// BobTop
module BobTop (
	clock,
	reset,
	rx,
	runway_override,
	emergency_override,
	tx,
	framing_error,
	runway_active,
	emergency,
	receiving,
	sending
);
	input wire clock;
	input wire reset;
	input wire rx;
	input wire [1:0] runway_override;
	input wire emergency_override;
	output wire tx;
	output wire framing_error;
	output wire [1:0] runway_active;
	output wire emergency;
	output wire receiving;
	output wire sending;
	wire [7:0] uart_rx_data;
	wire [7:0] uart_tx_data;
	wire uart_rx_valid;
	wire uart_tx_ready;
	wire uart_tx_send;
	UartRX #(
		.CLK_HZ(25000000),
		.BAUD_RATE(115200)
	) receiver(
		.clock(clock),
		.reset(reset),
		.rx(rx),
		.data(uart_rx_data),
		.done(uart_rx_valid),
		.framing_error(framing_error),
		.receiving(receiving)
	);
	UartTX #(
		.CLK_HZ(25000000),
		.BAUD_RATE(115200)
	) transmitter(
		.clock(clock),
		.reset(reset),
		.send(uart_tx_send),
		.data(uart_tx_data),
		.tx(tx),
		.ready(uart_tx_ready),
		.sending(sending)
	);
	reg [1:0] ro_temp;
	reg [1:0] ro_sync;
	reg eo_temp;
	reg eo_sync;
	always @(posedge clock) begin
		ro_temp <= runway_override;
		eo_temp <= emergency_override;
		ro_sync <= ro_temp;
		eo_sync <= eo_temp;
	end
	Bob bobby(
		.clock(clock),
		.reset(reset),
		.uart_rx_data(uart_rx_data),
		.uart_rx_valid(uart_rx_valid),
		.uart_tx_data(uart_tx_data),
		.uart_tx_ready(uart_tx_ready),
		.uart_tx_send(uart_tx_send),
		.runway_active(runway_active),
		.runway_override(ro_sync),
		.emergency_out(emergency),
		.emergency_override(eo_sync)
	);
endmodule
Size: about 1900 cells after synthesis, ~300 flip-flops, roughly 13 I/O pins, roughly 0.015 mm² of cells after synthesis.
Settings: LEC_CHECK=0, ABC_AREA=1, CAP_MARGIN=0, CELL_PAD_IN_SITES_DETAIL_PLACEMENT=2, CORE_MARGIN=4, CORE_UTILIZATION=29, CTS_CLUSTER_DIAMETER=229, PLACE_DENSITY_LB_ADDON=0.1, SETUP_SLACK_MARGIN=-1.52, SLEW_MARGIN=20; clock period 15.7 ns.
run.sh (not shown) runs the stock make flow with config.mk's settings and CLKGATE_MAP_FILE=.
Edit:
Settings changed: ABC_AREA 1 to not set, CAP_MARGIN 0 to 20, CELL_PAD_IN_SITES_DETAIL_PLACEMENT 2 to not set, CORE_MARGIN 4 to 2, CORE_UTILIZATION 29 to 63, CTS_CLUSTER_DIAMETER 229 to not set, PLACE_DENSITY_LB_ADDON 0.1 to not set, SETUP_SLACK_MARGIN -1.52 to not set.
Clock period 15.7 ns to 50.7 ns, I/O delays scaled along.
- cell area falls by a few percent
- total power goes down by well over a third
- non-clock buffer count increases by 3
- combinational power came out lower by well over a third
- worst hold slack improves by 3.6 ps
- final cell count fell by a quarter to a third
- wire length falls by a quarter to a third
Edit:
Settings changed: ABC_AREA set to 1, CORE_UTILIZATION 63 to 72, CTS_CLUSTER_DIAMETER set to 151, SETUP_SLACK_MARGIN set to 2.91.
Clock period 50.7 ns to 9.82 ns, I/O delays scaled along.
After rerunning: Power increases to 4.0 times its value; first-iteration DRC count increases by about 50%; sequential share of layout area increases by 0.20 points.
Edit:
Settings changed: CORE_UTILIZATION 72 to 71, CTS_CLUSTER_DIAMETER 151 to not set, CTS_CLUSTER_SIZE set to 43, PLACE_DENSITY_LB_ADDON set to 0.14, SETUP_SLACK_MARGIN 2.91 to 2.8.
Non-clock buffer count came out lower by 1. Wire length came out higher by 2.3%. Worst setup slack is about the same. Core utilization came out lower by 0.13 points. Synthesized area stays the same. Total power came out higher by 2.3%. Maximum frequency stays flat. Clock-buffer cell count came out lower by 6.


BobTop again, from the RTL that the note above started with.
make LEC_CHECK=0 CAP_MARGIN=20 CORE_MARGIN=2 CORE_UTILIZATION=72 CTS_CLUSTER_DIAMETER=365 CTS_CLUSTER_SIZE=14 HOLD_SLACK_MARGIN=0.3 PLACE_DENSITY_LB_ADDON=0.01 SETUP_SLACK_MARGIN=-0.44 SLEW_MARGIN=20 finish   # period 10.9 ns
The first run completed without violations.
Next try:
SETUP_SLACK_MARGIN = 3.31   (was -0.44)
clock period = 11.6 ns   (was 10.9 ns; I/O delays follow)
Result:
- worst setup slack gets better by 0.44 ns
- area after synthesis is unchanged
- critical path depth is unchanged
Next try:
CORE_UTILIZATION = 45   (was 72)
CTS_CLUSTER_DIAMETER = default   (was 365)
CTS_CLUSTER_SIZE = default   (was 14)
HOLD_SLACK_MARGIN = default   (was 0.3)
PLACE_DENSITY_LB_ADDON = default   (was 0.01)
SETUP_SLACK_MARGIN = default   (was 3.31)
clock period = 17.7 ns   (was 11.6 ns; I/O delays follow)
Effect: Sequential cell count does not change. Power is lower by 29%. Cell count is higher by 11%. First-iteration DRC count is lower by 13%.
Next try:
CELL_PAD_IN_SITES_DETAIL_PLACEMENT = 2   (was default)
CORE_UTILIZATION = 40   (was 45)
MAX_ROUTING_LAYER = met4   (was default)
clock period = 11.3 ns   (was 17.7 ns; I/O delays follow)
=> Worst setup slack is worse by 4.0 ns. Cell count climbs by 1.6%. Combinational power goes up by 91%. First-iteration DRC count is higher by 58%. Synthesized cell count does not change. Clock skew came out higher by 0.013 ns. Routed wire length is higher by 65%. Via count rose by 14%.


Starting RTL as in the previous note.
Settings: LEC_CHECK=0, ABC_AREA=1, CAP_MARGIN=20, CORE_MARGIN=2, CORE_UTILIZATION=72, CTS_CLUSTER_DIAMETER=263, PLACE_DENSITY_LB_ADDON=0.01, SETUP_SLACK_MARGIN=2.84, SLEW_MARGIN=20; clock period 9.82 ns.
==> next run, changes <==
- CAP_MARGIN: 20 -> 40
- CORE_ASPECT_RATIO: unset -> 0.9
- CTS_CLUSTER_DIAMETER: 263 -> unset
- CTS_CLUSTER_SIZE: unset -> 14
- PLACE_DENSITY_LB_ADDON: 0.01 -> 0.14
- SETUP_SLACK_MARGIN: 2.84 -> 2.8
Effect: Wire length rises slightly; cell area hardly moves; flip-flop count does not change; clock skew goes down by 7.9 ps; synthesized area is unchanged.
==> next run, changes <==
- CORE_ASPECT_RATIO: 0.9 -> unset
- CTS_CLUSTER_DIAMETER: unset -> 205
=> The changed run went through all stages and came out clean; cell area decreases by 1.3%; core utilization decreases by 1.5 points; total power decreases by 5.6%.
==> next run, changes <==
- CTS_CLUSTER_DIAMETER: 205 -> unset
Core utilization is higher by 1.5 points.
Sequential cell count is unchanged.
Routed wire length went up by 1.2%.
Area after synthesis stays the same.
First-iteration DRC count went up by 7.2%.
==> next run, changes <==
- CAP_MARGIN: 40 -> 0
- PLACE_DENSITY_LB_ADDON: 0.14 -> 0.15
- SETUP_SLACK_MARGIN: 2.8 -> 2.67
After rerunning:
- The new run finished with timing, DRC and antenna clean
- register-to-register slack degrades by 220 ps
- fmax barely changes
- area after synthesis does not change
- clock-buffer cell count rose by 3
- synthesized cell count is unchanged
- sequential share of layout area went up by 0.10 points
- wire length goes up by 2.0%
Power is estimated from default activity; no workload was simulated.
